===== flow/run.sh =====
#!/bin/bash
# the make line also repeats each setting of config.mk as NAME=value (left out here)
make -C /OpenROAD-flow-scripts/flow DESIGN_CONFIG=/design/flow/config.mk WORK_HOME=/design/flow/orfs CLKGATE_MAP_FILE= finish

===== flow/config.mk =====
export PLATFORM = sky130hd
export DESIGN_NAME = fpadd_40
export DESIGN_NICKNAME = fpadd_40
export VERILOG_FILES = /design/flow/design.v
export SDC_FILE = /design/flow/constraint.sdc
export NUM_CORES = 4
export LEC_CHECK = 0
export ABC_AREA = 1
export CAP_MARGIN = 20
export CORE_MARGIN = 2
export CORE_UTILIZATION = 65
export CTS_CLUSTER_SIZE = 99
export SLEW_MARGIN = 20

===== flow/constraint.sdc =====
create_clock -name core_clock -period 3.65 [get_ports {clk_40}]
set_input_delay 0.7300 -clock core_clock [delete_from_list [all_inputs] [get_ports {clk_40}]]
set_output_delay 0.7300 -clock core_clock [all_outputs]
set_load 0.01 [all_outputs]

===== flow/design.v =====
module fpadd_40(x_40,y_40,res_40,clk_40,rst_40);
input [31:0] x_40,y_40;				      
output [31:0] res_40;				 
input clk_40,rst_40;
parameter menw_40=45;             
reg sing_x_40,sing_y_40;	 
reg [7:0] exp_x_40, exp_y_40,exp_res_40;		 
reg [menw_40:0] mes_x_40, mes_y_40,mes_res_40,mes_medi_40;	 
reg zero_40_x,zero_40_y;	
reg signres;		                     
reg [31:0] resout_40;	 
integer int_exp_x,int_exp_y,int_exp_dif_40;	 
integer renorm_40,renorm_400,renorm_401,renorm_402,renorm_403,renorm_404,renorm_405;	 
parameter [menw_40:0] zero_40=0;
integer int_exp_dif_402,int_exp_dif_401,int_exp_dif_404,int_exp_dif_403,int_exp_dif_405,int_exp_dif_406,int_exp_dif_4000,int_exp_dif_400;
reg [menw_40:0] mes_y_402,mes_y_401,mes_y_403,mes_y_404;
reg [menw_40:0] mes_x_402,mes_x_401,mes_x_403,mes_x_404;
reg [menw_40:0] mes_res_401,mes_res_402,mes_res_403,mes_res_404,mes_res_4000,mes_res_400;
reg [7:0] exp_x_402,exp_x_401;
reg [7:0] exp_res_402,exp_res_401,exp_res_403,exp_res_404,exp_res_4000,exp_res_400;
reg sing_x_402,sing_x_401,sing_x_403;
reg sing_y_402,sing_y_401,sing_y_403;
reg signres2,signres1,signres3,signres4,signres5,signres6,signres00,signres0;
assign res_40=resout_40;
always @(*) begin
renorm_40=0;
  zero_40_x = (x_40[30:0]==0)?1:0;
  zero_40_y = (y_40[30:0]==0)?1:0;
  if( y_40[30:0] > x_40[30:0] ) begin
    exp_x_40 = y_40[30:23];
    exp_y_40 = x_40[30:23];
    sing_x_40 = y_40[31];
    sing_y_40 = x_40[31];
    mes_x_40 = (zero_40_y)?0:{ 2'b1, y_40[22:0],zero_40[menw_40:25]};
    mes_y_40 = (zero_40_x)?0:{ 2'b1, x_40[22:0],zero_40[menw_40:25]};
    signres=sing_x_40;
  end else begin
    sing_x_40 = x_40[31];
    sing_y_40 = y_40[31];
    exp_x_40 = x_40[30:23];
    exp_y_40 = y_40[30:23];
    mes_x_40 = (zero_40_x)?0:{ 2'b1, x_40[22:0],zero_40[menw_40:25]};
    mes_y_40 = (zero_40_y)?0:{ 2'b1, y_40[22:0],zero_40[menw_40:25]};
    signres=sing_x_40;
  end
  int_exp_x=exp_x_40;
  int_exp_y=exp_y_40;
  int_exp_dif_40=exp_x_40-exp_y_40;
int_exp_dif_402=int_exp_dif_401;
mes_y_402=mes_y_401;
mes_x_402=mes_x_401;
exp_x_402=exp_x_401;
sing_x_402=sing_x_401;
sing_y_402=sing_y_401;
signres2=signres1;
  if(int_exp_dif_402 > 24) begin
    exp_res_40=exp_x_402;
    mes_res_40=mes_x_402;
  end else begin
    exp_res_40=exp_x_402;
    mes_res_40=0;
    mes_y_402=(int_exp_dif_402[4])?{16'b0,mes_y_402[menw_40:16]}: {mes_y_402};
    mes_y_402=(int_exp_dif_402[3])?{ 8'b0,mes_y_402[menw_40:8 ]}: {mes_y_402};
    mes_y_402=(int_exp_dif_402[2])?{ 4'b0,mes_y_402[menw_40:4 ]}: {mes_y_402};
    mes_y_402=(int_exp_dif_402[1])?{ 2'b0,mes_y_402[menw_40:2 ]}: {mes_y_402};
    mes_y_402=(int_exp_dif_402[0])?{ 1'b0,mes_y_402[menw_40:1 ]}: {mes_y_402};
  end
mes_y_404=mes_y_403;
mes_x_404=mes_x_403;
mes_res_4000=mes_res_400;
exp_res_4000=exp_res_400;
signres00=signres0;
int_exp_dif_4000=int_exp_dif_400;
 if (int_exp_dif_4000 <=24) begin
    if(sing_x_403 == sing_y_403) 
       	mes_res_4000=mes_x_404+mes_y_404;
	 else mes_res_4000=mes_x_404-mes_y_404;
    if(mes_res_4000[menw_40]) begin
      mes_res_4000={1'b0,mes_res_4000[menw_40:1]};
      exp_res_4000=exp_res_4000+1;
    end
  end
mes_res_402=mes_res_401;
int_exp_dif_404=int_exp_dif_403;
signres4=signres3;
exp_res_402=exp_res_401;
renorm_403=renorm_402;
    if(mes_res_402[menw_40-1:menw_40-32]==0) begin 
	renorm_403[5]=1; mes_res_402={ 1'b0,mes_res_402[menw_40-33:0],32'b0 }; 
    end
    if(mes_res_402[menw_40-1:menw_40-16]==0) begin 
	renorm_403[4]=1; mes_res_402={ 1'b0,mes_res_402[menw_40-17:0],16'b0 }; 
    end
    if(mes_res_402[menw_40-1:menw_40-8]==0) begin 
	renorm_403[3]=1; mes_res_402={ 1'b0,mes_res_402[menw_40-9:0], 8'b0 }; 
    end
    if(mes_res_402[menw_40-1:menw_40-4]==0) begin 
	renorm_403[2]=1; mes_res_402={ 1'b0,mes_res_402[menw_40-5:0], 4'b0 }; 
    end
    if(mes_res_402[menw_40-1:menw_40-2]==0) begin 
	renorm_403[1]=1; mes_res_402={ 1'b0,mes_res_402[menw_40-3:0], 2'b0 }; 
    end
    if(mes_res_402[menw_40-1   ]==0) begin 
	renorm_403[0]=1; mes_res_402={ 1'b0,mes_res_402[menw_40-2:0], 1'b0 }; 
    end
mes_res_404=mes_res_403;
signres6=signres5;
renorm_405=renorm_404;
exp_res_404=exp_res_403;
int_exp_dif_406=int_exp_dif_405;
  if (int_exp_dif_406 <=60)
  begin
    if(mes_res_404 != 0) begin
      if(mes_res_404[menw_40-24:0]==0 && mes_res_404[menw_40-24]==1) begin
	if(mes_res_404[menw_40-11]==1) mes_res_404=mes_res_404+{1'b1,zero_40[menw_40-11:0]};
      end else begin
        mes_res_404=mes_res_404;
      end
      exp_res_404=exp_res_404-renorm_405;
      if(mes_res_404[menw_40-1]==0) begin
       exp_res_404=exp_res_404+1;
       mes_res_404={1'b0,mes_res_404[menw_40-1:1]};
      end
    end else begin
      exp_res_404=0;
      signres6=0;
    end
  end
resout_40={signres6,exp_res_404,mes_res_404[menw_40-2:menw_40-24]};
end
always @(posedge clk_40 or posedge rst_40)
begin
	if (rst_40) 
begin
int_exp_dif_401<=0;
mes_x_401<=0;
mes_y_401<= 0;
exp_x_401 <= 0;
sing_x_401<=0;
sing_y_401<=0;
signres1<=0;
renorm_401<=0;
mes_y_403 <= 0;
mes_x_403 <= 0;
sing_x_403 <= 0;
sing_y_403 <= 0;
mes_res_400 <= 0;
renorm_400 <= 0;
signres0 <= 0;
int_exp_dif_400 <= 0;
exp_res_400 <= 0;
mes_res_401 <= 0;
int_exp_dif_403<= 0;
signres3 <= 0;
exp_res_401<= 0;
renorm_402 <= 0;
mes_res_403<=  0;
signres5<= 0;
renorm_404<= 0;
exp_res_403<= 0;
int_exp_dif_405 <= 0;
end
	else begin
	int_exp_dif_401<= int_exp_dif_40;
	mes_x_401<= mes_x_40;
	mes_y_401<= mes_y_40;
	exp_x_401 <= exp_x_40;
	sing_x_401<= sing_x_40;
	sing_y_401<= sing_y_40;
	signres1<= signres;
	renorm_401<= renorm_40;
	mes_y_403 <= mes_y_402;
	mes_x_403 <= mes_x_402;
	sing_x_403 <= sing_x_402;
	sing_y_403 <= sing_y_402;
	mes_res_400 <= mes_res_40;
	renorm_400 <= renorm_401;
	signres0 <= signres2;
	int_exp_dif_400 <= int_exp_dif_402;
	exp_res_400 <= exp_res_40;
	mes_res_401 <= mes_res_4000;
	int_exp_dif_403<= int_exp_dif_4000;
	signres3 <= signres00;
	exp_res_401<= exp_res_4000;
	renorm_402 <= renorm_400;
	mes_res_403 <= mes_res_402;
	signres5 <= signres4;
	renorm_404 <= renorm_403;
	exp_res_403 <= exp_res_402;
	int_exp_dif_405 <= int_exp_dif_404;
	end
end
endmodule

==> Slide: Implementation Results, run 1 <==
Flow Results at a Glance

Logic synthesis
  • Mean post-synth cell area: 7.16 um2
  • Ys cells: 2749
  • Post-Synth Adder-Cell Area: about 4.4%
  • Syn_nets: 2883
  • Post-synthesis mux area share: less than 1%
  • Logic family by area: simple AND/OR/NAND/NOR gates
  • Compound Share, Synth: 15.5%
  • XORs/XNORs by Area: 3.74%
  • Synth top area share: 39.5%
  • EDFF count, synth: 0
  • Share of async-settable or async-resettable flops after synthesis: approximately 100%
  • Top FF cell, synth: dfrtp_1
  • Most common cell in the synthesized netlist: nand2_1
  • Yosys stat area: 19700 um2
  • Mapped Area: 19700 um2
  • Mapped Cells: 2749
  • Cell area leaders: dfrtp_1, nand2_1, o21ai_0
  • Simple share: between 20% and 30%
  • Synth unique cells: about 56
  • Top cells by count: nand2_1, inv_1, o21ai_0, dfrtp_1, nor2_1
  • Post-synthesis sequential area ratio: 39.5%
  • Yosys warning tally: 1
  • Cell taking the most area after synthesis: dfrtp_1
  • Post-synth regs: 311

Clocking
  • TritonCTS Sinks: 311
  • CTS Hold Bufs: 0
  • CTS H-tree lvls: 1
  • Num CTS Buffers: 31
  • Clock buffer depth: 3
  • Clock root buffer: clkbuf_16

Floorplan
  • Row Count: 63
  • Core box area: 29700 um2
  • Fp_density: 66.2%
  • Die area: around 32000 um2
  • # IOs: 98
  • Die width: 178 um
  • Die Span Y: 178 um

Place
  • Detail Placement HPWL: 45900 um
  • PortBufs: 97
  • Placed Cells: 3350
  • RD Place Congestion: 1.05

Status
  • Failing step: global routing (5_1_grt)
  • Status: did not finish
  • Error: [ERROR GRT-0232] Routing congestion too high. Check the congestion heatmap in the GUI.

Global route
  • Total grt overflow: a little under 200
  • All-Layer GR Usage: 82.0%
[through the flow]
step / setup WS (ns) / cell area, um2
global placement: -0.692 / 22700
detailed placement: -0.922 / 22700
floorplan: -1.22 / 19900
CTS: -0.786 / 24800
[timing repair]
item	in CTS
gates cloned	11
resized	200
pin swaps	45
endpoints found under the setup margin	131
setup buffers	39
[layer usage]
layer | overflow | track usage, %
met1 | 18 | 78.8
met2 | 91 | 95.5
met3 | 11 | 71.0
met4 | 78 | 83.7
met5 | 1 | 57.5
==> run 2, diff against run 1 <==
CELL_PAD_IN_SITES_GLOBAL_PLACEMENT = 2   (was unset)
CORE_ASPECT_RATIO = 0.57   (was unset)
CORE_MARGIN = 8   (was 2)
CORE_UTILIZATION = 23   (was 65)
CTS_CLUSTER_DIAMETER = 154   (was unset)
CTS_CLUSTER_SIZE = 56   (was 99)
MAX_ROUTING_LAYER = met4   (was unset)
MIN_ROUTING_LAYER = met2   (was unset)
SETUP_SLACK_MARGIN = 0.36   (was unset)
TNS_END_PERCENT = 50   (was unset)
clock period = 3.19 ns   (was 3.65 ns; I/O delays follow)
==> run 2 against run 1 <==
The run again fails in global routing (5_1_grt). Synthesized cell count did not move. Synthesized area unchanged. Die size rose to 3.0 times the previous value.
==> Slide: Implementation Results, run 2 <==
Flow Results at a Glance

Logic synthesis
  • Cell area leaders: dfrtp_1, nand2_1, o21ai_0
  • Yosys warning tally: 1 (unchanged)
  • Synth top area share: 39.5% (unchanged)
  • Share of async-settable or async-resettable flops after synthesis: 100% (unchanged)
  • Post-synthesis mux area share: 0.610% (unchanged)
  • Post-Synth Adder-Cell Area: 4.40% (unchanged)
  • Synth unique cells: 56 (unchanged)
  • Syn_nets: 2883 (unchanged)
  • Ys cells: 2749 (unchanged)
  • Compound Share, Synth: 15.5% (unchanged)
  • Mean post-synth cell area: 7.16 um2 (unchanged)
  • Mapped Cells: 2749 (unchanged)
  • Post-synth regs: 311 (unchanged)
  • Cell taking the most area after synthesis: dfrtp_1
  • Top FF cell, synth: dfrtp_1
  • Mapped Area: 19700 um2 (unchanged)
  • Yosys stat area: 19700 um2 (unchanged)
  • EDFF count, synth: 0 (unchanged)
  • Simple share: 25.8% (unchanged)
  • Most common cell in the synthesized netlist: nand2_1
  • Logic family by area: simple AND/OR/NAND/NOR gates
  • XORs/XNORs by Area: 3.74% (unchanged)
  • Post-synthesis sequential area ratio: 39.5% (unchanged)
  • Top cells by count: nand2_1, inv_1, o21ai_0, dfrtp_1, nor2_1

Place
  • DP Area: 25600 um2 (+13%)
  • Post-Place Setup Slack: -1.83 ns (-0.910 ns)
  • RD Place Congestion: 1.02 (-2.8%)
  • PortBufs: 97 (unchanged)
  • Detail Placement HPWL: 74000 um (+61%)

Floorplan
  • Row Count: 81 (+29%)
  • Core box area: 85200 um2 (+190%)
  • Die Span Y: 237 um (+33%)
  • Die area: 95600 um2 (+200%)
  • Die width: 403 um (+130%)
  • Fp_density: 23.1% (-43 points)
  • # IOs: 98 (unchanged)

Clocking
  • Num CTS Buffers: 11 (-65%)
  • Clock root buffer: clkbuf_16
  • TritonCTS Sinks: 311 (unchanged)
  • Clock buffer depth: 3 (unchanged)
  • CTS Hold Bufs: 0 (unchanged)
  • CTS H-tree lvls: 1 (unchanged)

Global route
  • Total grt overflow: 1
  • All-Layer GR Usage: 35.1%

Status
  • Error: [ERROR GRT-0116] Global routing finished with congestion. Check the congestion regions in the DRC Viewer.
  • Failing step: global routing (5_1_grt)
  • Status: did not finish
-- run 2: metrics by stage --
stage	hold slack [ns]	instances	utilization, %	TNS (ns)	power (mW)
floorplan	0.331	2749	-	-542.75	14.2
global placement	0.334	4397	30.1	-158.56	22.2
CTS	0.371	4538	33.0	-98.56	27.2
detailed placement	0.337	4397	30.1	-155.05	22.1
-- run 2: layer usage --
layer  GRT usage (%)  GRT overflow
met3            59.1             1
met5               -             -
met4            2.92             0
met1               -             -
met2            32.2             0
-- run 2: repair_timing --
| action | in CTS |
|---|---|
| pin swaps | 95 |
| gates resized | 447 |
| endpoints found under the setup margin | 197 |
| gates cloned | 18 |
| buffers inserted | 107 |
==> run 3, diff against run 2 <==
CELL_PAD_IN_SITES_GLOBAL_PLACEMENT = unset   (was 2)
CORE_ASPECT_RATIO = 1.36   (was 0.57)
CORE_MARGIN = 2   (was 8)
CORE_UTILIZATION = 72   (was 23)
CTS_CLUSTER_DIAMETER = 350   (was 154)
CTS_CLUSTER_SIZE = 99   (was 56)
MAX_ROUTING_LAYER = unset   (was met4)
MIN_ROUTING_LAYER = unset   (was met2)
PLACE_DENSITY = 0.4   (was unset)
SETUP_SLACK_MARGIN = unset   (was 0.36)
TNS_END_PERCENT = 10   (was 50)
clock period = 2.96 ns   (was 3.19 ns; I/O delays follow)
==> run 3 against run 2 <==
The flow again stops in global routing (5_1_grt). Synthesized cell count did not move. Die size is 70% lower. Synthesized area is the same.
==> Slide: Implementation Results, run 3 <==
Flow Results at a Glance

Logic synthesis
  • Logic family by area: simple AND/OR/NAND/NOR gates
  • Synth top area share: 39.5% (unchanged)
  • Ys cells: 2749 (unchanged)
  • Yosys warning tally: 1 (unchanged)
  • Post-synthesis mux area share: 0.610% (unchanged)
  • Synth unique cells: 56 (unchanged)
  • Compound Share, Synth: 15.5% (unchanged)
  • EDFF count, synth: 0 (unchanged)
  • Share of async-settable or async-resettable flops after synthesis: 100% (unchanged)
  • Post-synthesis sequential area ratio: 39.5% (unchanged)
  • Most common cell in the synthesized netlist: nand2_1
  • Yosys stat area: 19700 um2 (unchanged)
  • Cell area leaders: dfrtp_1, nand2_1, o21ai_0
  • Post-synth regs: 311 (unchanged)
  • Mapped Area: 19700 um2 (unchanged)
  • Simple share: 25.8% (unchanged)
  • Mean post-synth cell area: 7.16 um2 (unchanged)
  • Top FF cell, synth: dfrtp_1
  • Syn_nets: 2883 (unchanged)
  • Post-Synth Adder-Cell Area: 4.40% (unchanged)
  • Top cells by count: nand2_1, inv_1, o21ai_0, dfrtp_1, nor2_1
  • Mapped Cells: 2749 (unchanged)
  • XORs/XNORs by Area: 3.74% (unchanged)
  • Cell taking the most area after synthesis: dfrtp_1

Floorplan
  • Die Span Y: 197 um (-17%)
  • Die area: 28700 um2 (-70%)
  • Core box area: 26900 um2 (-68%)
  • Row Count: 70 (-14%)
  • Die width: 146 um (-64%)
  • # IOs: 98 (unchanged)
  • Fp_density: 73.2% (+50 points)

Clocking
  • Clock buffer depth: 3 (unchanged)
  • Clock root buffer: clkbuf_16
  • TritonCTS Sinks: 311 (unchanged)
  • Num CTS Buffers: 7 (-4)
  • CTS H-tree lvls: 1 (unchanged)
  • CTS Hold Bufs: 0 (unchanged)

Status
  • Error: [ERROR GRT-0116] Global routing finished with congestion. Check the congestion regions in the DRC Viewer.
  • Status: did not finish
  • Failing step: global routing (5_1_grt)

Global route
  • Total grt overflow: 27
  • All-Layer GR Usage: between 60% and 70%

Place
  • DP Area: 23800 um2 (-7.2%)
  • PortBufs: 97 (unchanged)
  • Detail Placement HPWL: 48700 um (-34%)
  • RD Place Congestion: 1.12 (+11%)
## run 3: stage by stage
step	setup WS [ns]	power, mW	hold slack, ns	cells
CTS	-1.76	24.9	0.204	3547
detailed placement	-1.93	21.6	0.336	3489
global placement	-1.40	20.7	0.333	3489
floorplan	-1.77	15.3	0.331	2749
## run 3: per-layer routing
layer  GRT usage, %  overflow
met3           43.8         1
met4           71.3        12
met1           64.9         0
met2           90.6        14
met5           11.9         0
## run 3: timing repair
| action | in CTS |
|---|---|
| setup buffers | 50 |
| gates cloned | 1 |
| setup endpoints to repair | 178 |
| pin swaps | 49 |
| resized | 266 |
==> run 4, diff against run 3 <==
ABC_AREA = unset   (was 1)
CORE_ASPECT_RATIO = unset   (was 1.36)
CTS_CLUSTER_DIAMETER = unset   (was 350)
CTS_CLUSTER_SIZE = 59   (was 99)
PLACE_DENSITY = unset   (was 0.4)
PLACE_DENSITY_LB_ADDON = 0.24   (was unset)
SETUP_SLACK_MARGIN = -0.28   (was unset)
TNS_END_PERCENT = unset   (was 10)
clock period = 2.75 ns   (was 2.96 ns; I/O delays follow)
==> run 4 against run 3 <==
Die size down 5.4%. Synthesized area down 5.4%. Synthesized cell count fell by 27%. The run fails in clock tree synthesis (4_1_cts).
==> Slide: Implementation Results, run 4 <==
Flow Results at a Glance

Logic synthesis
  • Yosys warning tally: 1 (unchanged)
  • Post-synthesis mux area share: 13.3% (+13 points)
  • Post-synthesis sequential area ratio: 41.8% (+2.3 points)
  • Ys cells: 2002 (-27%)
  • Most common cell in the synthesized netlist: dfrtp_1
  • Cell taking the most area after synthesis: dfrtp_1
  • Compound Share, Synth: 16.2% (+0.65 points)
  • Yosys stat area: 18600 um2 (-5.4%)
  • Post-synth regs: 311 (unchanged)
  • Cell area leaders: dfrtp_1, mux2i_1, o21ai_0
  • Top cells by count: dfrtp_1, nand2_1, o21ai_0, nor2_1, mux2i_1
  • Synth unique cells: 83 (+48%)
  • Mapped Cells: 2002 (-27%)
  • Mean post-synth cell area: 9.30 um2 (+30%)
  • Logic family by area: AND-OR/OR-AND gates
  • EDFF count, synth: 0 (unchanged)
  • Share of async-settable or async-resettable flops after synthesis: 100% (unchanged)
  • XORs/XNORs by Area: 4.19% (+0.45 points)
  • Synth top area share: 41.8% (+2.3 points)
  • Mapped Area: 18600 um2 (-5.4%)
  • Top FF cell, synth: dfrtp_1
  • Post-Synth Adder-Cell Area: 4.65% (+0.25 points)
  • Syn_nets: 2136 (-26%)
  • Simple share: 15.6% (-10 points)

Place
  • Detail Placement HPWL: 51600 um (+6.1%)
  • DP Area: 23300 um2 (-1.9%)
  • RD Place Congestion: 1.16 (+2.8%)
  • PortBufs: 97 (unchanged)
  • Placed Cells: 2766 (-21%)
  • Post-Place Setup Slack: -2.53 ns (-0.593 ns)

Status
  • Failing step: clock tree synthesis (4_1_cts)
  • Error: [ERROR DPL-0038] Utilization greater than 100%, impossible to legalize
  • Status: did not finish

Floorplan
  • Core box area: 25300 um2 (-6.1%)
  • Die Span Y: 165 um (-16%)
  • Row Count: 58 (-17%)
  • Die area: 27100 um2 (-5.4%)
  • # IOs: 98 (unchanged)
  • Die width: 165 um (+13%)
  • Fp_density: 73.7% (+0.49 points)
==> run 5, diff against run 4 <==
CAP_MARGIN = 40   (was 20)
CORE_ASPECT_RATIO = 0.87   (was unset)
CORE_MARGIN = 9   (was 2)
CORE_UTILIZATION = 62   (was 72)
CTS_CLUSTER_DIAMETER = 150   (was unset)
CTS_CLUSTER_SIZE = unset   (was 59)
GPL_ROUTABILITY_DRIVEN = 0   (was unset)
HOLD_SLACK_MARGIN = 0.22   (was unset)
PLACE_DENSITY_LB_ADDON = 0.17   (was 0.24)
SETUP_SLACK_MARGIN = unset   (was -0.28)
TNS_END_PERCENT = 35   (was unset)
clock period = 5.0 ns   (was 2.75 ns; I/O delays follow)
==> run 5 against run 4 <==
The layout now fails its checks (setup timing). Synthesized cell count stayed put. Synthesized area did not move. Die size rose by 35%.
==> Slide: Implementation Results, run 5 <==
Synthesis and Place & Route Summary

Status
  • Status: finished with violations
  • Checks failing in the layout checks: setup timing

STA
  • RSZ-0062 raised after global routing: true
  • Max Freq: 192 MHz
  • Final hold vios: 0
  • Final min period: 5.22 ns
  • Setup TNS: -4.80 ns
  • Final setup viols: 53
  • Worst Tran Pin Value: 0.778 ns
  • Worst slew margin: 48.0%
  • Final Max Slew Viols: 0
  • Fin worst setup slack: -0.221 ns
  • Clk_skew: about 0.015 ns
  • Crit share post-route: 104%

Final layout
  • Fin nets: 2280
  • Flop area: 7780 um2
  • Fin area: around 22000 um2
  • Comb area: 10400 um2
  • Finished Layout Cells: between 2000 and 3000
  • Synth-to-layout area growth: 18.6%
  • Fill count: 1953
  • Post-layout util: 75.5%

Critical path
  • Worst r2r src: mes_y_403[5]
  • Most frequent CP cell: buf_6
  • Worst R2R Path Depth: 20
  • Setup crit end: mes_res_401[34]
  • R2r setup slk: -0.22 ns
  • Critical path required time: ~5.4 ns
  • Data arrival, critical path: 5.63 ns
  • Critical path depth: 20
  • Worst Setup SP: mes_y_403[5]
  • Slowest-stage cell, CP: or4_4
  • CP peak stage delay: 0.59 ns
  • Critical path class: reg2reg
  • Setup crit start kind: flip-flop
  • Critical-path cell list: or4_4 -> nor4_4 -> buf_4 -> nand3b_1 -> buf_6 -> o31ai_4 -> xnor2_2 -> ha_2 -> fa_2 -> a21o_1 -> a21oi_4 -> o211ai_1 -> nand3_1 -> a41oi_2 -> o2111a_1 -> a211oi_4 -> buf_6 -> buf_16 -> mux2i_1 -> o21ai_0
  • CP Buf/Inv Count: 4
  • CP endpoint kind: flip-flop
  • Worst r2r dst: mes_res_401[34]
  • Top cell family by delay on the critical path: AND-OR/OR-AND gates
  • Crit path max fanout: 16

Pwr
  • Clock Power: 2.23 mW
  • Seq. pwr: 4.15 mW
  • Switching power: approximately 6.3 mW
  • PD cells: 671 nW/um2
  • Switching share of power: 42.3%
  • Logic pwr share: 56.9%
  • Sequential power share: between 20% and 30%
  • Clock share of power: 15.1%
  • Combinational cell power: around 8.4 mW
  • Leak: about 9.8 nW
  • Peak supply drop: approximately 0.00036 V
  • Int Power: ~8.5 mW
  • Pwr top: combinational cells

Hold path
  • Hold path depth: 0
  • Worst hold start: exp_x_401[6]
  • Hold Path Class: reg2reg
  • Hold Crit Endpoint: exp_res_400[6]

Logic synthesis
  • Mapped Cells: 2002 (unchanged)
  • Synth top area share: 41.8% (unchanged)
  • Yosys stat area: 18600 um2 (unchanged)
  • XORs/XNORs by Area: 4.19% (unchanged)
  • Post-Synth Adder-Cell Area: 4.65% (unchanged)
  • Post-synthesis sequential area ratio: 41.8% (unchanged)
  • Ys cells: 2002 (unchanged)
  • Compound Share, Synth: 16.2% (unchanged)
  • EDFF count, synth: 0 (unchanged)
  • Synth unique cells: 83 (unchanged)
  • Simple share: 15.6% (unchanged)
  • Mean post-synth cell area: 9.30 um2 (unchanged)
  • Mapped Area: 18600 um2 (unchanged)
  • Syn_nets: 2136 (unchanged)
  • Yosys warning tally: 1 (unchanged)
  • Logic family by area: AND-OR/OR-AND gates
  • Share of async-settable or async-resettable flops after synthesis: 100% (unchanged)
  • Cell area leaders: dfrtp_1, mux2i_1, o21ai_0
  • Top FF cell, synth: dfrtp_1
  • Most common cell in the synthesized netlist: dfrtp_1
  • Top cells by count: dfrtp_1, nand2_1, o21ai_0, nor2_1, mux2i_1
  • Post-synth regs: 311 (unchanged)
  • Cell taking the most area after synthesis: dfrtp_1
  • Post-synthesis mux area share: 13.3% (unchanged)

Clocking
  • Clock transition at path regs: 0.06 ns
  • TritonCTS Sinks: between 300 and 400
  • Clock latency (worst-skew pair): ~0.57 ns
  • CTS tree: yes
  • CTS H-tree lvls: 1
  • Clock buffer depth: 3
  • Clock root buffer: clkbuf_16
  • Num CTS Buffers: 31
  • CTS Hold Bufs: 0

Detailed routing
  • DR iter-0 viols: 1762
  • Pre-antenna DRT Iters: 13
  • Number of diodes: 0
  • Final antenna-violating net count: 0
  • Routed vias/inst: 6.32
  • Routed wire length: 52800 um
  • Drc violations: 0
  • Vias: 16200
  • WL/cell: 20.7 um

Job
  • Tool warnings: 30
  • Max Cap Viol: 0

Global route
  • GR Util met3: 3.86%
  • M1 GR Usage: 34.8%
  • Total grt overflow: 0
  • Initial antenna violation count: 1
  • All-Layer GR Usage: a little over a quarter
  • First-pass GRT wire length: 82200 um
  • Vias in the first global route: between 15000 and 20000
  • GR peak layer: met2
  • Largest net degree at the start of global routing: 95
  • Grt met2 use: 45.9%

Floorplan
  • Fp_density: 63.6% (-10 points)
  • Die width: 204 um (+24%)
  • Die area: 36600 um2 (+35%)
  • Row Count: 58 (unchanged)
  • Core box area: 29200 um2 (+16%)
  • Die Span Y: 180 um (+9.0%)
  • # IOs: 98 (unchanged)

Place
  • DP Area: 20500 um2 (-12%)
  • Placed Cells: 2478 (-10%)
  • Post-Place Setup Slack: -0.351 ns (+2.18 ns)
  • PortBufs: 97 (unchanged)
  • Detail Placement HPWL: 37600 um (-27%)
[run 5: timing repair]
action	CTS	global route
resized	33	45
gates cloned	2	2
buffers inserted	9	15
pin swaps	13	33
endpoints found under the setup margin	53	53
[run 5: layout make-up]
type                    count  share of cell area, %
clock buffers              41                   4.00
clock inverters            13                  0.465
inverters                  78                   1.37
multi-input cells        1498                   47.0
flip-flops and latches    311                   35.3
well taps                 390                   2.21
repair buffers            226                   9.72
[run 5: layer usage]
metal  wire, um  share of wire (%)
met2      25000                 47
met1      21200                 40
met4       2980                5.6
met5         13              0.025
met3       3610                6.8
[run 5: per-stage QoR]
stage	power [mW]	hold WS, ns
final	14.8	0.338
after global routing	15.6	0.351
after CTS	14.2	0.349
after detailed placement	11.6	0.335
after global placement	11.2	0.333
after floorplan	9.03	0.331
==> run 6, diff against run 5 <==
ABC_AREA = 1   (was unset)
CAP_MARGIN = 20   (was 40)
CORE_ASPECT_RATIO = 1.46   (was 0.87)
CORE_MARGIN = 2   (was 9)
CORE_UTILIZATION = 72   (was 62)
CTS_CLUSTER_DIAMETER = 399   (was 150)
CTS_CLUSTER_SIZE = 98   (was unset)
GPL_ROUTABILITY_DRIVEN = unset   (was 0)
HOLD_SLACK_MARGIN = unset   (was 0.22)
PLACE_DENSITY = 0.36   (was unset)
PLACE_DENSITY_LB_ADDON = unset   (was 0.17)
SETUP_SLACK_MARGIN = 0.58   (was unset)
TNS_END_PERCENT = 10   (was 35)
clock period = 2.38 ns   (was 5.0 ns; I/O delays follow)
==> run 6 against run 5 <==
The flow now stops in global routing (5_1_grt). Die size down 22%. Synthesized cell count up 37%. Synthesized area up 5.8%.
==> Slide: Implementation Results, run 6 <==
Flow Results at a Glance

Status
  • Error: [ERROR GRT-0116] Global routing finished with congestion. Check the congestion regions in the DRC Viewer.
  • Failing step: global routing (5_1_grt)
  • Status: did not finish

Logic synthesis
  • Cell taking the most area after synthesis: dfrtp_1
  • Post-synthesis sequential area ratio: 39.5% (-2.3 points)
  • Ys cells: 2749 (+37%)
  • Syn_nets: 2883 (+35%)
  • Top cells by count: nand2_1, inv_1, o21ai_0, dfrtp_1, nor2_1
  • Yosys stat area: 19700 um2 (+5.8%)
  • Synth unique cells: 56 (-33%)
  • Simple share: 25.8% (+10 points)
  • Post-Synth Adder-Cell Area: 4.40% (-0.25 points)
  • Compound Share, Synth: 15.5% (-0.65 points)
  • Post-synth regs: 311 (unchanged)
  • Yosys warning tally: 1 (unchanged)
  • XORs/XNORs by Area: 3.74% (-0.45 points)
  • EDFF count, synth: 0 (unchanged)
  • Cell area leaders: dfrtp_1, nand2_1, o21ai_0
  • Synth top area share: 39.5% (-2.3 points)
  • Most common cell in the synthesized netlist: nand2_1
  • Share of async-settable or async-resettable flops after synthesis: 100% (unchanged)
  • Mapped Area: 19700 um2 (+5.8%)
  • Mapped Cells: 2749 (+37%)
  • Logic family by area: simple AND/OR/NAND/NOR gates
  • Mean post-synth cell area: 7.16 um2 (-23%)
  • Post-synthesis mux area share: 0.610% (-13 points)
  • Top FF cell, synth: dfrtp_1

Floorplan
  • Core box area: 27000 um2 (-7.6%)
  • Die area: 28700 um2 (-22%)
  • Die Span Y: 204 um (+13%)
  • Row Count: 73 (+26%)
  • # IOs: 98 (unchanged)
  • Fp_density: 72.8% (+9.2 points)
  • Die width: 141 um (-31%)

Clocking
  • TritonCTS Sinks: 311 (unchanged)
  • Clock buffer depth: 3 (unchanged)
  • Clock root buffer: clkbuf_16
  • CTS H-tree lvls: 1 (unchanged)
  • Num CTS Buffers: 7 (-77%)

Place
  • Detail Placement HPWL: 49000 um (+30%)
  • Placed Cells: 3497 (+41%)
  • RD Place Congestion: 1.27
  • PortBufs: 97 (unchanged)

Global route
  • All-Layer GR Usage: around two thirds
  • Total grt overflow: 105
==> run 6: layer usage <==
layer | global-route usage [%] | GRT overflow
met5 | 5.44 | 0
met4 | 77.2 | 53
met1 | 63.3 | 1
met3 | 46.6 | 4
met2 | 92.1 | 47
==> run 6: timing repair <==
item                                    in CTS
gates cloned                                 0
endpoints found under the setup margin     248
hold buffers                                 0
pin swaps                                   37
resized                                    269
buffers inserted                            57
==> run 6: metrics by stage <==
step	cell area (um2)	hold WS (ns)	setup TNS (ns)	setup slack (ns)	power (mW)
after floorplan	19700	0.331	-830.38	-2.24	19.1
after global placement	24000	0.332	-253.52	-2.19	25.8
after detailed placement	24000	0.335	-295.59	-2.73	26.9
after CTS	25100	0.148	-208.83	-2.22	30.0
==> run 7, diff against run 6 <==
CORE_ASPECT_RATIO = unset   (was 1.46)
CORE_UTILIZATION = 50   (was 72)
CTS_CLUSTER_DIAMETER = unset   (was 399)
CTS_CLUSTER_SIZE = unset   (was 98)
MAX_ROUTING_LAYER = met5   (was unset)
PLACE_DENSITY = unset   (was 0.36)
SETUP_SLACK_MARGIN = unset   (was 0.58)
TNS_END_PERCENT = 50   (was 10)
clock period = 5.68 ns   (was 2.38 ns; I/O delays follow)
==> run 7 against run 6 <==
Now clean on timing, DRC and antenna. Synthesized area is the same. Die size grew 43%. Synthesized cell count is the same.
==> Slide: Implementation Results, run 7 <==
Synthesis and Place & Route Summary

Floorplan
  • Die width: 202 um (+44%)
  • Row Count: 72 (-1.4%)
  • Die Span Y: 202 um (-0.67%)
  • Fp_density: 50.8% (-22 points)
  • Core box area: 38700 um2 (+43%)
  • Die area: 41000 um2 (+43%)
  • # IOs: 98 (unchanged)

Logic synthesis
  • Mapped Area: 19700 um2 (unchanged)
  • Syn_nets: 2883 (unchanged)
  • Ys cells: 2749 (unchanged)
  • Logic family by area: simple AND/OR/NAND/NOR gates
  • Cell area leaders: dfrtp_1, nand2_1, o21ai_0
  • EDFF count, synth: 0 (unchanged)
  • Post-synthesis sequential area ratio: 39.5% (unchanged)
  • Top FF cell, synth: dfrtp_1
  • Cell taking the most area after synthesis: dfrtp_1
  • Yosys stat area: 19700 um2 (unchanged)
  • Mean post-synth cell area: 7.16 um2 (unchanged)
  • Yosys warning tally: 1 (unchanged)
  • Top cells by count: nand2_1, inv_1, o21ai_0, dfrtp_1, nor2_1
  • XORs/XNORs by Area: 3.74% (unchanged)
  • Post-Synth Adder-Cell Area: 4.40% (unchanged)
  • Simple share: 25.8% (unchanged)
  • Post-synth regs: 311 (unchanged)
  • Share of async-settable or async-resettable flops after synthesis: 100% (unchanged)
  • Most common cell in the synthesized netlist: nand2_1
  • Synth unique cells: 56 (unchanged)
  • Compound Share, Synth: 15.5% (unchanged)
  • Post-synthesis mux area share: 0.610% (unchanged)
  • Mapped Cells: 2749 (unchanged)
  • Synth top area share: 39.5% (unchanged)

Hold path
  • Hold Crit Endpoint: exp_res_403[6]
  • Hold path depth: 0
  • Hold Path Class: reg2reg
  • Worst hold start: exp_res_401[6]

STA
  • Worst slew margin: about a third
  • Crit share post-route: 90.1%
  • Max Freq: 195 MHz
  • Final hold vios: 0
  • RSZ-0062 raised after global routing: false
  • Worst Tran Pin Value: 0.997 ns
  • Final min period: between 5 and 6 ns
  • Setup TNS: 0 ns
  • Hold slack: 0.346 ns
  • Final setup viols: 0
  • Clk_skew: 0.0179 ns
  • Final Max Slew Viols: 0

Global route
  • Total grt overflow: 0
  • Largest net degree at the start of global routing: around 130
  • First-pass GRT wire length: 90800 um
  • All-Layer GR Usage: roughly 28%
  • Initial antenna violation count: 1
  • Vias in the first global route: 17300

Detailed routing
  • Final antenna-violating net count: 0
  • Routed wire length: approximately 56000 um
  • WL/cell: 16.9 um
  • Pre-antenna DRT Iters: 5
  • DR iter-0 viols: 1285
  • Number of diodes: 0
  • Routed vias/inst: 5.35
  • Drc violations: 0
  • Vias: 17800

Critical path
  • CP peak stage delay: 0.35 ns
  • Slowest-stage cell, CP: dfrtp_1
  • Setup crit end: mes_res_401[42]
  • Worst Setup SP: mes_y_403[0]
  • Critical path class: reg2reg
  • Data arrival, critical path: 5.55 ns
  • Top cell family by delay on the critical path: simple AND/OR/NAND/NOR gates
  • R2r setup slk: 0.56 ns
  • Crit path max fanout: 17
  • Critical path required time: 6.11 ns
  • Worst r2r dst: mes_res_401[42]
  • Worst R2R Path Depth: 28
  • CP endpoint kind: flip-flop
  • CP Buf/Inv Count: 6
  • Setup crit start kind: flip-flop
  • Critical path depth: 28
  • Worst r2r src: mes_y_403[0]

Pwr
  • Switching share of power: 45.9%
  • Switching power: 5.62 mW
  • PD cells: 551 nW/um2
  • Combinational cell power: 6.49 mW
  • Leak: 11.3 nW
  • Int Power: 6.61 mW
  • Pwr top: combinational cells
  • Seq. pwr: 3.36 mW
  • Sequential power share: roughly 28%
  • Peak supply drop: between 0.0002 and 0.0003 V
  • Logic pwr share: about 53%
  • Clock Power: 2.38 mW
  • Clock share of power: 19.4%

Job
  • Max Cap Viol: 0
  • Tool warnings: 31

Clocking
  • CTS tree: yes
  • Clock buffer depth: 3 (unchanged)
  • Clock latency (worst-skew pair): 0.55 ns
  • TritonCTS Sinks: 311 (unchanged)
  • Num CTS Buffers: 35 (+28)
  • Clock transition at path regs: 0.06 ns
  • CTS H-tree lvls: 2 (+1)
  • CTS Hold Bufs: 0 (unchanged)
  • Clock root buffer: clkbuf_16

Status
  • Status: no timing/DRC/antenna violations

Final layout
  • Fin nets: 2918
  • Synth-to-layout area growth: 12.8%
  • Fill count: 3783
  • Fin area: 22200 um2

Place
  • Detail Placement HPWL: 44300 um (-9.7%)
  • PortBufs: 97 (unchanged)
  • RD Place Congestion: 0.963 (-24%)
  • DP Area: 20900 um2 (-13%)
run 7: through the flow:
step / setup slack [ns] / std cells / util [%] / power [mW]
3_5_place_dp: 0.385 / 3261 / 54.0 / 9.81
5_1_grt: 0.0103 / 3329 / 57.3 / 13.3
2_1_floorplan: 0.403 / 2749 / - / 7.99
4_1_cts: 0.325 / 3325 / 57.2 / 12.2
3_3_place_gp: 0.495 / 3261 / 54.0 / 9.77
6_report: 0.562 / 3329 / 57.3 / 12.2
run 7: repair_timing:
item / in CTS / in global routing
endpoints found under the setup margin: 0 / 35
endpoints found under the hold margin: 0 / 0
setup buffers: 0 / 4
gates resized: 0 / 3
run 7: per-layer routing:
metal / global-route usage [%] / vias up / routed length, um
met1: 34.1 / 8290 / 23700
met2: 48.7 / 480 / 27400
met5: 0 / - / 0
li1: - / 8907 / -
met3: 3.42 / 132 / 2290
met4: 14.3 / 0 / 2870
run 7: cell type report:
cell class              instances  area [um2]  share of cell area [%]
inverters                     372        1410                    6.35
well taps                     518         648                    2.92
repair buffers                127        1260                    5.67
clock buffers                  46         998                    4.50
flip-flops and latches        311        7780                    35.1
multi-input cells            1937        9880                    44.5
clock inverters                18         220                   0.992
==> run 8, diff against run 7 <==
CORE_UTILIZATION = 71   (was 50)
CTS_CLUSTER_DIAMETER = 225   (was unset)
CTS_CLUSTER_SIZE = 36   (was unset)
HOLD_SLACK_MARGIN = -0.09   (was unset)
MAX_ROUTING_LAYER = met4   (was met5)
TNS_END_PERCENT = 85   (was 50)
clock period = 3.85 ns   (was 5.68 ns; I/O delays follow)
==> run 8 against run 7 <==
Die size is 29% lower. The flow now stops in global routing (5_1_grt). Synthesized area stayed put. Synthesized cell count stayed put.
==> Slide: Implementation Results, run 8 <==
Flow Results at a Glance

Floorplan
  • Row Count: 60 (-17%)
  • Die Span Y: 171 um (-16%)
  • Die width: 171 um (-16%)
  • Fp_density: 72.6% (+22 points)
  • # IOs: 98 (unchanged)
  • Die area: 29100 um2 (-29%)
  • Core box area: 27100 um2 (-30%)

Logic synthesis
  • Mapped Area: 19700 um2 (unchanged)
  • Share of async-settable or async-resettable flops after synthesis: 100% (unchanged)
  • Cell area leaders: dfrtp_1, nand2_1, o21ai_0
  • XORs/XNORs by Area: 3.74% (unchanged)
  • Simple share: 25.8% (unchanged)
  • Post-synth regs: 311 (unchanged)
  • Cell taking the most area after synthesis: dfrtp_1
  • Syn_nets: 2883 (unchanged)
  • Ys cells: 2749 (unchanged)
  • Post-Synth Adder-Cell Area: 4.40% (unchanged)
  • Synth top area share: 39.5% (unchanged)
  • Yosys warning tally: 1 (unchanged)
  • Yosys stat area: 19700 um2 (unchanged)
  • Post-synthesis mux area share: 0.610% (unchanged)
  • Mapped Cells: 2749 (unchanged)
  • Top FF cell, synth: dfrtp_1
  • Compound Share, Synth: 15.5% (unchanged)
  • Post-synthesis sequential area ratio: 39.5% (unchanged)
  • Most common cell in the synthesized netlist: nand2_1
  • EDFF count, synth: 0 (unchanged)
  • Synth unique cells: 56 (unchanged)
  • Mean post-synth cell area: 7.16 um2 (unchanged)
  • Logic family by area: simple AND/OR/NAND/NOR gates
  • Top cells by count: nand2_1, inv_1, o21ai_0, dfrtp_1, nor2_1

Clocking
  • Num CTS Buffers: 12 (-66%)
  • Clock buffer depth: 3 (unchanged)
  • Clock root buffer: clkbuf_16
  • TritonCTS Sinks: 311 (unchanged)
  • CTS H-tree lvls: 1 (-1)
  • CTS Hold Bufs: 0 (unchanged)

Status
  • Failing step: global routing (5_1_grt)
  • Status: did not finish
  • Error: [ERROR GRT-0232] Routing congestion too high. Check the congestion heatmap in the GUI.

Place
  • RD Place Congestion: 1.07 (+12%)
  • Detail Placement HPWL: 44500 um (+0.54%)
  • Post-Place Setup Slack: -0.933 ns (-1.32 ns)
  • DP Area: 22000 um2 (+5.2%)
  • PortBufs: 97 (unchanged)

Global route
  • All-Layer GR Usage: 74.2%
  • Total grt overflow: 26
run 8: layer usage:
metal / overflow / global-route usage [%]
met2: 4 / 89.4
met3: 10 / 59.3
met1: 1 / 72.0
met5: - / -
met4: 11 / 71.3
run 8: per-stage QoR:
step / std cells / TNS, ns
after detailed placement: 3273 / -45.32
after CTS: 3322 / -32.67
after floorplan: 2749 / -343.56
after global placement: 3273 / -31.34
run 8: repair_timing:
item,in CTS
endpoints found under the setup margin,85
gates cloned,4
resized,138
buffers inserted,31
pin swaps,30
==> run 9, diff against run 8 <==
CORE_ASPECT_RATIO = 1.46   (was unset)
CORE_UTILIZATION = 72   (was 71)
CTS_CLUSTER_DIAMETER = 399   (was 225)
CTS_CLUSTER_SIZE = 98   (was 36)
HOLD_SLACK_MARGIN = 0.29   (was -0.09)
MAX_ROUTING_LAYER = unset   (was met4)
PLACE_DENSITY = 0.38   (was unset)
TNS_END_PERCENT = 10   (was 85)
clock period = 2.38 ns   (was 3.85 ns; I/O delays follow)
==> run 9 against run 8 <==
The flow again stops in global routing (5_1_grt). Die size fell by 1.3%. Synthesized area unchanged. Synthesized cell count did not move.
==> Slide: Implementation Results, run 9 <==
Flow Results at a Glance

Status
  • Status: did not finish
  • Failing step: global routing (5_1_grt)
  • Error: [ERROR GRT-0116] Global routing finished with congestion. Check the congestion regions in the DRC Viewer.

Logic synthesis
  • Post-synth regs: 311 (unchanged)
  • Logic family by area: simple AND/OR/NAND/NOR gates
  • Cell area leaders: dfrtp_1, nand2_1, o21ai_0
  • Post-synthesis sequential area ratio: 39.5% (unchanged)
  • Ys cells: 2749 (unchanged)
  • XORs/XNORs by Area: 3.74% (unchanged)
  • Post-Synth Adder-Cell Area: 4.40% (unchanged)
  • Mean post-synth cell area: 7.16 um2 (unchanged)
  • Mapped Cells: 2749 (unchanged)
  • Synth top area share: 39.5% (unchanged)
  • Yosys warning tally: 1 (unchanged)
  • Mapped Area: 19700 um2 (unchanged)
  • Yosys stat area: 19700 um2 (unchanged)
  • Syn_nets: 2883 (unchanged)
  • Synth unique cells: 56 (unchanged)
  • Cell taking the most area after synthesis: dfrtp_1
  • Most common cell in the synthesized netlist: nand2_1
  • Post-synthesis mux area share: 0.610% (unchanged)
  • Top cells by count: nand2_1, inv_1, o21ai_0, dfrtp_1, nor2_1
  • Share of async-settable or async-resettable flops after synthesis: 100% (unchanged)
  • Compound Share, Synth: 15.5% (unchanged)
  • Top FF cell, synth: dfrtp_1
  • EDFF count, synth: 0 (unchanged)
  • Simple share: 25.8% (unchanged)

Clocking
  • Clock root buffer: clkbuf_16
  • Clock buffer depth: 3 (unchanged)
  • Num CTS Buffers: 7 (-5)
  • TritonCTS Sinks: 311 (unchanged)
  • CTS H-tree lvls: 1 (unchanged)

Global route
  • All-Layer GR Usage: about two thirds
  • Total grt overflow: roughly 83

Floorplan
  • Row Count: 73 (+22%)
  • Die width: 141 um (-17%)
  • # IOs: 98 (unchanged)
  • Core box area: 27000 um2 (-0.24%)
  • Fp_density: 72.8% (+0.17 points)
  • Die area: 28700 um2 (-1.3%)
  • Die Span Y: 204 um (+20%)

Place
  • RD Place Congestion: 1.27 (+19%)
  • Detail Placement HPWL: 49000 um (+10%)
  • PortBufs: 97 (unchanged)
[run 9: metal layers]
metal | global-route usage [%] | GRT overflow
met1 | 62.6 | 0
met2 | 92.9 | 42
met3 | 42.5 | 1
met4 | 72.9 | 40
met5 | 5.26 | 0
[run 9: metrics by stage]
stage / instances / setup TNS [ns] / util [%] / worst slack (ns) / cell area, um2
2_1_floorplan: 2749 / -830.38 / - / -2.24 / 19700
3_3_place_gp: 3497 / -253.52 / 88.7 / -2.19 / 24000
3_5_place_dp: 3497 / -295.59 / 88.7 / -2.73 / 24000
4_1_cts: 3568 / -213.79 / 92.4 / -2.22 / 25000
[run 9: what timing repair did]
action	in CTS
hold buffers	6
setup endpoints to repair	204
hold endpoints to repair	11
pin swaps	26
setup buffers	57
gates resized	200
==> run 10, diff against run 9 <==
ABC_AREA = 0   (was 1)
CORE_ASPECT_RATIO = unset   (was 1.46)
CORE_UTILIZATION = 69   (was 72)
CTS_CLUSTER_DIAMETER = unset   (was 399)
CTS_CLUSTER_SIZE = unset   (was 98)
GPL_ROUTABILITY_DRIVEN = 0   (was unset)
GPL_TIMING_DRIVEN = 0   (was unset)
HOLD_SLACK_MARGIN = -0.02   (was 0.29)
MAX_ROUTING_LAYER = met5   (was unset)
MIN_ROUTING_LAYER = met2   (was unset)
PLACE_DENSITY = unset   (was 0.38)
PLACE_DENSITY_LB_ADDON = 0.2   (was unset)
TNS_END_PERCENT = 40   (was 10)
clock period = 4.51 ns   (was 2.38 ns; I/O delays follow)
==> run 10 against run 9 <==
The run again fails in global routing (5_1_grt). Die size is 1.4% lower. Synthesized area is 5.4% lower. Synthesized cell count is 27% lower.
==> Slide: Implementation Results, run 10 <==
Flow Results at a Glance

Floorplan
  • Die area: 28300 um2 (-1.4%)
  • Fp_density: 69.6% (-3.2 points)
  • Die width: 168 um (+19%)
  • Die Span Y: 168 um (-17%)
  • Core box area: 26700 um2 (-1.1%)
  • Row Count: 60 (-18%)
  • # IOs: 98 (unchanged)

Place
  • PortBufs: 97 (unchanged)
  • DP Area: 20200 um2 (-16%)
  • Placed Cells: 2449 (-30%)
  • Detail Placement HPWL: 39900 um (-19%)

Logic synthesis
  • Syn_nets: 2136 (-26%)
  • Top FF cell, synth: dfrtp_1
  • Mean post-synth cell area: 9.30 um2 (+30%)
  • Compound Share, Synth: 16.2% (+0.65 points)
  • Synth top area share: 41.8% (+2.3 points)
  • Simple share: 15.6% (-10 points)
  • Post-synth regs: 311 (unchanged)
  • Mapped Cells: 2002 (-27%)
  • Post-synthesis mux area share: 13.3% (+13 points)
  • Ys cells: 2002 (-27%)
  • Most common cell in the synthesized netlist: dfrtp_1
  • Post-Synth Adder-Cell Area: 4.65% (+0.25 points)
  • Synth unique cells: 83 (+48%)
  • Logic family by area: AND-OR/OR-AND gates
  • EDFF count, synth: 0 (unchanged)
  • Mapped Area: 18600 um2 (-5.4%)
  • Share of async-settable or async-resettable flops after synthesis: 100% (unchanged)
  • Yosys warning tally: 1 (unchanged)
  • Top cells by count: dfrtp_1, nand2_1, o21ai_0, nor2_1, mux2i_1
  • XORs/XNORs by Area: 4.19% (+0.45 points)
  • Cell taking the most area after synthesis: dfrtp_1
  • Post-synthesis sequential area ratio: 41.8% (+2.3 points)
  • Cell area leaders: dfrtp_1, mux2i_1, o21ai_0
  • Yosys stat area: 18600 um2 (-5.4%)

Global route
  • Total grt overflow: 52
  • All-Layer GR Usage: 76.3%

Clocking
  • Clock root buffer: clkbuf_16
  • CTS H-tree lvls: 1 (unchanged)
  • Clock buffer depth: 3 (unchanged)
  • CTS Hold Bufs: 0 (-6)
  • TritonCTS Sinks: 311 (unchanged)
  • Num CTS Buffers: 31 (+24)

Status
  • Status: did not finish
  • Failing step: global routing (5_1_grt)
  • Error: [ERROR GRT-0232] Routing congestion too high. Check the congestion heatmap in the GUI.
[run 10: timing repair]
item | 4_1_cts
buffers inserted | 25
cloned | 2
gates resized | 101
pin swaps | 33
endpoints found under the setup margin | 85
[run 10: stage by stage]
step	hold slack, ns	setup TNS (ns)	worst slack [ns]
floorplan	0.331	-184.86	-0.533
global placement	0.331	-707.39	-2.09
detailed placement	0.335	-87.32	-1.61
CTS	0.327	-24.37	-0.524
[run 10: routing by layer]
layer  global-route usage (%)  overflow
met1                        -         -
met5                     48.5         4
met3                     82.5        25
met4                     60.3        11
met2                     82.0        12
==> run 11, diff against run 10 <==
ABC_AREA = unset   (was 0)
CORE_UTILIZATION = 72   (was 69)
GPL_ROUTABILITY_DRIVEN = unset   (was 0)
GPL_TIMING_DRIVEN = unset   (was 0)
HOLD_SLACK_MARGIN = unset   (was -0.02)
MAX_ROUTING_LAYER = unset   (was met5)
MIN_ROUTING_LAYER = unset   (was met2)
PLACE_DENSITY_LB_ADDON = 0.27   (was 0.2)
SETUP_SLACK_MARGIN = 1.47   (was unset)
TNS_END_PERCENT = unset   (was 40)
clock period = 5.17 ns   (was 4.51 ns; I/O delays follow)
==> run 11 against run 10 <==
The run again fails in global routing (5_1_grt). Die size decreased by 4.1%. Synthesized area unchanged. Synthesized cell count unchanged.
==> Slide: Implementation Results, run 11 <==
Flow Results at a Glance

Status
  • Status: did not finish
  • Failing step: global routing (5_1_grt)
  • Error: [ERROR GRT-0232] Routing congestion too high. Check the congestion heatmap in the GUI.

Logic synthesis
  • Yosys stat area: 18600 um2 (unchanged)
  • Cell area leaders: dfrtp_1, mux2i_1, o21ai_0
  • Most common cell in the synthesized netlist: dfrtp_1
  • Post-Synth Adder-Cell Area: 4.65% (unchanged)
  • Mean post-synth cell area: 9.30 um2 (unchanged)
  • Post-synth regs: 311 (unchanged)
  • Mapped Cells: 2002 (unchanged)
  • Synth unique cells: 83 (unchanged)
  • Post-synthesis mux area share: 13.3% (unchanged)
  • Top cells by count: dfrtp_1, nand2_1, o21ai_0, nor2_1, mux2i_1
  • Share of async-settable or async-resettable flops after synthesis: 100% (unchanged)
  • Logic family by area: AND-OR/OR-AND gates
  • Mapped Area: 18600 um2 (unchanged)
  • Post-synthesis sequential area ratio: 41.8% (unchanged)
  • Compound Share, Synth: 16.2% (unchanged)
  • Top FF cell, synth: dfrtp_1
  • Yosys warning tally: 1 (unchanged)
  • XORs/XNORs by Area: 4.19% (unchanged)
  • Ys cells: 2002 (unchanged)
  • Cell taking the most area after synthesis: dfrtp_1
  • Synth top area share: 41.8% (unchanged)
  • Simple share: 15.6% (unchanged)
  • Syn_nets: 2136 (unchanged)
  • EDFF count, synth: 0 (unchanged)

Floorplan
  • Die Span Y: 165 um (-2.1%)
  • Die area: 27100 um2 (-4.1%)
  • Core box area: 25300 um2 (-5.5%)
  • Fp_density: 73.7% (+4.1 points)
  • # IOs: 98 (unchanged)
  • Row Count: 58 (-3.3%)
  • Die width: 165 um (-2.1%)

Global route
  • All-Layer GR Usage: 78.2%
  • Total grt overflow: about 54

Clocking
  • Clock buffer depth: 3 (unchanged)
  • Num CTS Buffers: 30 (-3.2%)
  • Clock root buffer: clkbuf_16
  • TritonCTS Sinks: 311 (unchanged)
  • CTS Hold Bufs: 0 (unchanged)
  • CTS H-tree lvls: 1 (unchanged)

Place
  • RD Place Congestion: approximately 1
  • Detail Placement HPWL: 41000 um (+2.8%)
  • PortBufs: 97 (unchanged)
==> run 11: stage by stage <==
| step | std cells | utilization (%) | worst slack (ns) | area, um2 | hold slack, ns |
|---|---|---|---|---|---|
| floorplan | 2002 | - | -0.00491 | 18800 | 0.331 |
| detailed placement | 2360 | 79.9 | -0.0939 | 20200 | 0.335 |
| global placement | 2360 | 79.9 | 0.143 | 20200 | 0.333 |
| CTS | 2483 | 87.9 | 0.311 | 22200 | 0.345 |
==> run 11: layer usage <==
layer	GRT usage, %	overflow
met5	28.8	0
met4	79.0	28
met3	66.3	2
met2	93.0	23
met1	77.2	1
==> run 11: what timing repair did <==
item | 4_1_cts
gates cloned | 7
resized | 239
pin swaps | 60
endpoints found under the setup margin | 161
setup buffers | 65
==> run 12, diff against run 11 <==
CORE_UTILIZATION = 61   (was 72)
CTS_CLUSTER_SIZE = 41   (was unset)
PLACE_DENSITY_LB_ADDON = unset   (was 0.27)
SETUP_SLACK_MARGIN = 0.85   (was 1.47)
SLEW_MARGIN = 0   (was 20)
clock period = 2.86 ns   (was 5.17 ns; I/O delays follow)
==> run 12 against run 11 <==
The run again fails in global routing (5_1_grt). Synthesized cell count unchanged. Die size up 18%. Synthesized area stayed put.
==> Slide: Implementation Results, run 12 <==
Flow Results at a Glance

Status
  • Status: did not finish
  • Failing step: global routing (5_1_grt)
  • Error: [ERROR GRT-0232] Routing congestion too high. Check the congestion heatmap in the GUI.

Logic synthesis
  • Yosys warning tally: 1 (unchanged)
  • Share of async-settable or async-resettable flops after synthesis: 100% (unchanged)
  • Yosys stat area: 18600 um2 (unchanged)
  • Synth top area share: 41.8% (unchanged)
  • Logic family by area: AND-OR/OR-AND gates
  • Post-Synth Adder-Cell Area: 4.65% (unchanged)
  • Top cells by count: dfrtp_1, nand2_1, o21ai_0, nor2_1, mux2i_1
  • Synth unique cells: 83 (unchanged)
  • Syn_nets: 2136 (unchanged)
  • EDFF count, synth: 0 (unchanged)
  • Compound Share, Synth: 16.2% (unchanged)
  • Ys cells: 2002 (unchanged)
  • Simple share: 15.6% (unchanged)
  • Cell taking the most area after synthesis: dfrtp_1
  • Mapped Area: 18600 um2 (unchanged)
  • Top FF cell, synth: dfrtp_1
  • Mean post-synth cell area: 9.30 um2 (unchanged)
  • Post-synthesis sequential area ratio: 41.8% (unchanged)
  • Cell area leaders: dfrtp_1, mux2i_1, o21ai_0
  • XORs/XNORs by Area: 4.19% (unchanged)
  • Mapped Cells: 2002 (unchanged)
  • Most common cell in the synthesized netlist: dfrtp_1
  • Post-synth regs: 311 (unchanged)
  • Post-synthesis mux area share: 13.3% (unchanged)

Place
  • PortBufs: 97 (unchanged)
  • Placed Cells: 2825 (+20%)
  • RD Place Congestion: 1.02 (+1.4%)
  • Detail Placement HPWL: 45300 um (+10%)

Floorplan
  • # IOs: 98 (unchanged)
  • Die area: 31900 um2 (+18%)
  • Row Count: 63 (+8.6%)
  • Fp_density: 62.3% (-11 points)
  • Core box area: 29900 um2 (+18%)
  • Die Span Y: 179 um (+8.4%)
  • Die width: 179 um (+8.4%)

Clocking
  • TritonCTS Sinks: 311 (unchanged)
  • Clock root buffer: clkbuf_16
  • Clock buffer depth: 3 (unchanged)
  • CTS Hold Bufs: 0 (unchanged)
  • Num CTS Buffers: 31 (+3.3%)
  • CTS H-tree lvls: 1 (unchanged)

Global route
  • Total grt overflow: 201
  • All-Layer GR Usage: 80.3%
-- run 12: per-stage QoR --
stage                     area, um2  TNS, ns  hold WS, ns  setup slack (ns)
after CTS                     26700  -131.80        0.349             -2.04
after detailed placement      23900  -174.29        0.335             -2.21
after global placement        23900  -162.44        0.332             -1.95
after floorplan               19600  -686.65        0.331             -1.85
-- run 12: per-layer routing --
metal  GRT overflow  global-route usage, %
met1              2                   80.0
met2            111                   95.9
met3             12                   66.0
met5              0                   22.6
met4             76                   83.1
-- run 12: repair_timing --
item                                    CTS
pin swaps                               115
gates resized                           575
cloned                                   12
endpoints found under the setup margin  264
setup buffers                           104
==> run 13, diff against run 12 <==
ABC_AREA = 1   (was unset)
CORE_UTILIZATION = 72   (was 61)
CTS_CLUSTER_DIAMETER = 154   (was unset)
CTS_CLUSTER_SIZE = 45   (was 41)
MAX_ROUTING_LAYER = met4   (was unset)
SETUP_SLACK_MARGIN = 1.2   (was 0.85)
SLEW_MARGIN = 20   (was 0)
TNS_END_PERCENT = 85   (was unset)
clock period = 4.93 ns   (was 2.86 ns; I/O delays follow)
==> run 13 against run 12 <==
The run again fails in global routing (5_1_grt). Synthesized area rose by 5.8%. Die size fell by 10%. Synthesized cell count rose by 37%.
==> Slide: Implementation Results, run 13 <==
Flow Results at a Glance

Logic synthesis
  • Ys cells: 2749 (+37%)
  • Post-synthesis mux area share: 0.610% (-13 points)
  • Post-synth regs: 311 (unchanged)
  • EDFF count, synth: 0 (unchanged)
  • Top cells by count: nand2_1, inv_1, o21ai_0, dfrtp_1, nor2_1
  • Synth top area share: 39.5% (-2.3 points)
  • Most common cell in the synthesized netlist: nand2_1
  • Yosys warning tally: 1 (unchanged)
  • Mapped Area: 19700 um2 (+5.8%)
  • Mean post-synth cell area: 7.16 um2 (-23%)
  • Synth unique cells: 56 (-33%)
  • Post-Synth Adder-Cell Area: 4.40% (-0.25 points)
  • Share of async-settable or async-resettable flops after synthesis: 100% (unchanged)
  • Post-synthesis sequential area ratio: 39.5% (-2.3 points)
  • XORs/XNORs by Area: 3.74% (-0.45 points)
  • Syn_nets: 2883 (+35%)
  • Top FF cell, synth: dfrtp_1
  • Yosys stat area: 19700 um2 (+5.8%)
  • Simple share: 25.8% (+10 points)
  • Cell area leaders: dfrtp_1, nand2_1, o21ai_0
  • Mapped Cells: 2749 (+37%)
  • Logic family by area: simple AND/OR/NAND/NOR gates
  • Cell taking the most area after synthesis: dfrtp_1
  • Compound Share, Synth: 15.5% (-0.65 points)

Place
  • RD Place Congestion: 1.04 (+1.9%)
  • Detail Placement HPWL: 42200 um (-6.8%)
  • PortBufs: 97 (unchanged)
  • Placed Cells: 3097 (+9.6%)
  • DP Area: 20800 um2 (-13%)

Status
  • Failing step: global routing (5_1_grt)
  • Status: did not finish
  • Error: [ERROR GRT-0232] Routing congestion too high. Check the congestion heatmap in the GUI.

Clocking
  • TritonCTS Sinks: 311 (unchanged)
  • Clock root buffer: clkbuf_16
  • CTS H-tree lvls: 1 (unchanged)
  • CTS Hold Bufs: 0 (unchanged)
  • Clock buffer depth: 3 (unchanged)
  • Num CTS Buffers: 10 (-68%)

Floorplan
  • Die area: 28700 um2 (-10%)
  • # IOs: 98 (unchanged)
  • Die width: 169 um (-5.2%)
  • Row Count: 60 (-4.8%)
  • Core box area: 26900 um2 (-10%)
  • Die Span Y: 169 um (-5.2%)
  • Fp_density: 73.2% (+11 points)

Global route
  • All-Layer GR Usage: 87.1%
  • Total grt overflow: roughly 410
-- run 13: per-stage QoR --
step	utilization, %	hold WS, ns	worst slack, ns
floorplan	-	0.331	-0.197
global placement	77.5	0.334	0.164
detailed placement	77.5	0.336	-0.0742
CTS	85.0	0.367	0.420
-- run 13: routing by layer --
metal | overflow | track usage [%]
met5 | - | -
met4 | 116 | 87.7
met3 | 23 | 73.4
met2 | 254 | 101
met1 | 17 | 84.3
-- run 13: repair_timing --
action | in CTS
buffers inserted | 92
endpoints found under the setup margin | 137
pin swaps | 62
resized | 329
gates cloned | 13
==> run 14, diff against run 13 <==
ABC_AREA = unset   (was 1)
CTS_CLUSTER_DIAMETER = unset   (was 154)
CTS_CLUSTER_SIZE = 38   (was 45)
MAX_ROUTING_LAYER = unset   (was met4)
PLACE_DENSITY_LB_ADDON = 0.24   (was unset)
SETUP_SLACK_MARGIN = 0.21   (was 1.2)
TNS_END_PERCENT = unset   (was 85)
clock period = 2.92 ns   (was 4.93 ns; I/O delays follow)
==> run 14 against run 13 <==
The flow stops in clock tree synthesis (4_1_cts). Die size shrank 5.3%. Synthesized cell count shrank 27%. Synthesized area shrank 5.4%.
==> Slide: Implementation Results, run 14 <==
Flow Results at a Glance

Status
  • Status: did not finish
  • Failing step: clock tree synthesis (4_1_cts)
  • Error: [ERROR DPL-0038] Utilization greater than 100%, impossible to legalize

Logic synthesis
  • Post-synthesis mux area share: 13.3% (+13 points)
  • Top FF cell, synth: dfrtp_1
  • Synth unique cells: 83 (+48%)
  • Post-synthesis sequential area ratio: 41.8% (+2.3 points)
  • Post-Synth Adder-Cell Area: 4.65% (+0.25 points)
  • Share of async-settable or async-resettable flops after synthesis: 100% (unchanged)
  • Yosys stat area: 18600 um2 (-5.4%)
  • Cell area leaders: dfrtp_1, mux2i_1, o21ai_0
  • Simple share: 15.6% (-10 points)
  • Logic family by area: AND-OR/OR-AND gates
  • Mapped Area: 18600 um2 (-5.4%)
  • Mapped Cells: 2002 (-27%)
  • Compound Share, Synth: 16.2% (+0.65 points)
  • Syn_nets: 2136 (-26%)
  • Ys cells: 2002 (-27%)
  • Mean post-synth cell area: 9.30 um2 (+30%)
  • Synth top area share: 41.8% (+2.3 points)
  • XORs/XNORs by Area: 4.19% (+0.45 points)
  • Cell taking the most area after synthesis: dfrtp_1
  • Post-synth regs: 311 (unchanged)
  • Most common cell in the synthesized netlist: dfrtp_1
  • Yosys warning tally: 1 (unchanged)
  • Top cells by count: dfrtp_1, nand2_1, o21ai_0, nor2_1, mux2i_1
  • EDFF count, synth: 0 (unchanged)

Floorplan
  • Core box area: 25300 um2 (-6.0%)
  • Die Span Y: 165 um (-2.7%)
  • # IOs: 98 (unchanged)
  • Die area: 27100 um2 (-5.3%)
  • Die width: 165 um (-2.7%)
  • Fp_density: 73.7% (+0.46 points)
  • Row Count: 58 (-3.3%)

Place
  • PortBufs: 97 (unchanged)
  • Detail Placement HPWL: 53000 um (+26%)
  • Placed Cells: 2738 (-12%)
  • Post-Place Setup Slack: -2.30 ns (-2.23 ns)
  • DP Area: 23500 um2 (+13%)
  • RD Place Congestion: 1.12 (+7.9%)
Power is estimated from default activity; no workload was simulated.
